Design sram_logger, start of the top module:
module sram_logger(
    input         CLK_48MHZ,
    input         RESET,           
    input         READ_CMD,
    input  [79:0] GEIG_DATA,
    input  [79:0] MAG_DATA,
    input  [31:0] SRAM_D_IN,
    output [17:0] SRAM_A,
    output [3:0]  SRAM_SRBS,
    output        SRAM_CE,
    output        SRAM_WE,
    output        SRAM_OE,
    output [15:0] SRAM_D_OUT,
    output        SRAM_D_OE,
    output [15:0] DATA_READ,
    output [17:0] W_ADDRESS,
    output        W_CHIP_SELECT,
    output [17:0] R_ADDRESS,
    output        R_CHIP_SELECT
);
Settings: LEC_CHECK=0, ABC_AREA=0, CAP_MARGIN=20, CORE_MARGIN=2, CORE_UTILIZATION=57, MAX_ROUTING_LAYER=met5, MIN_ROUTING_LAYER=met1, PLACE_DENSITY=0.9, SLEW_MARGIN=35, TNS_END_PERCENT=90; clock period 4.96 ns.
run.sh (not shown) runs the stock make flow with config.mk's settings and CLKGATE_MAP_FILE=.
The starting point produced a layout that fails on setup timing.
Then changed:
ABC_AREA = unset   (was 0)
CORE_UTILIZATION = 52   (was 57)
MAX_ROUTING_LAYER = unset   (was met5)
MIN_ROUTING_LAYER = unset   (was met1)
PLACE_DENSITY = unset   (was 0.9)
SLEW_MARGIN = 20   (was 35)
TNS_END_PERCENT = unset   (was 90)
clock period = 4.93 ns   (was 4.96 ns; I/O delays follow)
With this change the flow ran to the end with no violations.
Non-clock buffer count went down by 8.
Design area rises by 0.90%.
Clock skew is about the same.
Total power went up by about 4%.
Synthesized cell count stays the same.
Clock power grows by 9.6%.
Clock-buffer cell count falls by 4.
Final cell count went up by 0.77%.
Global-route usage decreases by 4.9 points.
Die area grows by about 9%.
Critical path depth decreases by 17.
Then changed:
CORE_UTILIZATION = 40   (was 52)
clock period = 8.69 ns   (was 4.93 ns; I/O delays follow)
The changed run finished with timing, DRC and antenna clean.
Worst setup slack improved by 0.85 ns.
Core utilization falls by 23 points.
Wire length drops by 4.1%.
Final cell count went down by about 4.3%.
Power goes down by 45%.
Area after synthesis is unchanged.
Design area goes down by about 10%.
Then changed:
CORE_UTILIZATION = 65   (was 40)
HOLD_SLACK_MARGIN = 0.3   (was unset)
SETUP_SLACK_MARGIN = -0.52   (was unset)
clock period = 5.42 ns   (was 8.69 ns; I/O delays follow)
After rerunning: The new run finished but fails on setup timing; routed wire length rose by 6.9%; cell area rose by 7.1%; worst setup slack is worse by 1.2 ns; power grows by 59%; core utilization went up by 37 points; critical path depth came out higher by 20; clock power climbs by 52%; synthesized area is unchanged; die area shrinks by 38%.
Then changed:
CORE_UTILIZATION = 10   (was 65)
HOLD_SLACK_MARGIN = unset   (was 0.3)
SETUP_SLACK_MARGIN = unset   (was -0.52)
clock period = 12.5 ns   (was 5.42 ns; I/O delays follow)
After rerunning:
- This time the run went through all stages and came out clean
- first-iteration DRC count decreases by 27%
- critical path depth goes down by 20
- design area is higher by 2.7%
Then changed:
ABC_AREA = 1   (was unset)
CORE_UTILIZATION = 69   (was 10)
CTS_CLUSTER_SIZE = 95   (was unset)
clock period = 4.93 ns   (was 12.5 ns; I/O delays follow)
Clock power increases by 140%.
Worst setup slack degrades by 2.0 ns.
Sequential power increases to 2.9 times its value.
Power increases to 3.1 times its value.
Routed wire length decreases by 20%.
Via count increases by 22%.
Cell count decreases by 30%.
First-iteration DRC count increases by 65%.


Starting RTL as in the previous note.
## sram_logger
module sram_logger(
    input         CLK_48MHZ,
    input         RESET,           
    input         READ_CMD,
    input  [79:0] GEIG_DATA,
    input  [79:0] MAG_DATA,
    input  [31:0] SRAM_D_IN,
    output [17:0] SRAM_A,
    output [3:0]  SRAM_SRBS,
    output        SRAM_CE,
    output        SRAM_WE,
    output        SRAM_OE,
    output [15:0] SRAM_D_OUT,
    output        SRAM_D_OE,
    output [15:0] DATA_READ,
    output [17:0] W_ADDRESS,
    output        W_CHIP_SELECT,
    output [17:0] R_ADDRESS,
    output        R_CHIP_SELECT
);
wire        sram_status;
wire        chip_select;
wire [15:0] data_out;
wire [17:0] address_out;
wire [1:0]  cmd_out;
memory_controller memory_controller_0(
    .CLK_48MHZ         ( CLK_48MHZ ),
    .RESET             ( RESET ),
    .SRAM_STATUS       ( sram_status ),
    .READ_CMD          ( READ_CMD ),
    .GEIG_DATA         ( GEIG_DATA ),
    .MAG_DATA          ( MAG_DATA ),
    .READ_ADDRESS      ( R_ADDRESS ),
    .READ_CHIP_SELECT  ( R_CHIP_SELECT ),
    .WRITE_ADDRESS     ( W_ADDRESS ),
    .WRITE_CHIP_SELECT ( W_CHIP_SELECT ),
    .NEXT_READ         ( ),
    .NEXT_WRITE        ( ),
    .DATA_OUT          ( data_out ),
    .ADDRESS_OUT       ( address_out ),
    .CHIP_SELECT       ( chip_select ),
    .CMD_OUT           ( cmd_out )
);
sram_interface sram_interface_0(
    .CLK_48MHZ   ( CLK_48MHZ ),
    .RESET       ( RESET ),
    .ADDRESS_IN  ( address_out ),
    .DATA_IN     ( data_out ),
    .CMD_IN      ( cmd_out ),
    .CHIP_SELECT ( chip_select ),
    .SRAM_D_IN   ( SRAM_D_IN ),
    .SRAM_D_OUT  ( SRAM_D_OUT ),
    .SRAM_D_OE   ( SRAM_D_OE ),
    .SRAM_A0 ( SRAM_A[0] ),   .SRAM_A1 ( SRAM_A[1] ),   .SRAM_A2 ( SRAM_A[2] ),
    .SRAM_A3 ( SRAM_A[3] ),   .SRAM_A4 ( SRAM_A[4] ),   .SRAM_A5 ( SRAM_A[5] ),
    .SRAM_A6 ( SRAM_A[6] ),   .SRAM_A7 ( SRAM_A[7] ),   .SRAM_A8 ( SRAM_A[8] ),
    .SRAM_A9 ( SRAM_A[9] ),   .SRAM_A10 ( SRAM_A[10] ), .SRAM_A11 ( SRAM_A[11] ),
  ...
export LEC_CHECK = 0
export CAP_MARGIN = 5
export CORE_MARGIN = 2
export CORE_UTILIZATION = 40
export GPL_ROUTABILITY_DRIVEN = 0
export GPL_TIMING_DRIVEN = 0
export HOLD_SLACK_MARGIN = -0.02
export SLEW_MARGIN = 20
create_clock -name core_clock -period 9.53 [get_ports {CLK_48MHZ}]
The baseline finished clean.
==> next run, changes <==
CAP_MARGIN = 0   (was 5)
CORE_UTILIZATION = 68   (was 40)
CTS_CLUSTER_SIZE = 36   (was not set)
GPL_ROUTABILITY_DRIVEN = not set   (was 0)
GPL_TIMING_DRIVEN = not set   (was 0)
HOLD_SLACK_MARGIN = not set   (was -0.02)
clock period = 4.83 ns   (was 9.53 ns; I/O delays follow)
Effect: With this change the flow reached the layout checks and failed them: negative setup slack; wire length went up by 52%; worst setup slack is worse by 1200 ps; sequential share of layout area went down by 4.2 points; final cell count went down by 1.6%.
No activity file was given, so power comes from the tool's default toggle rates.
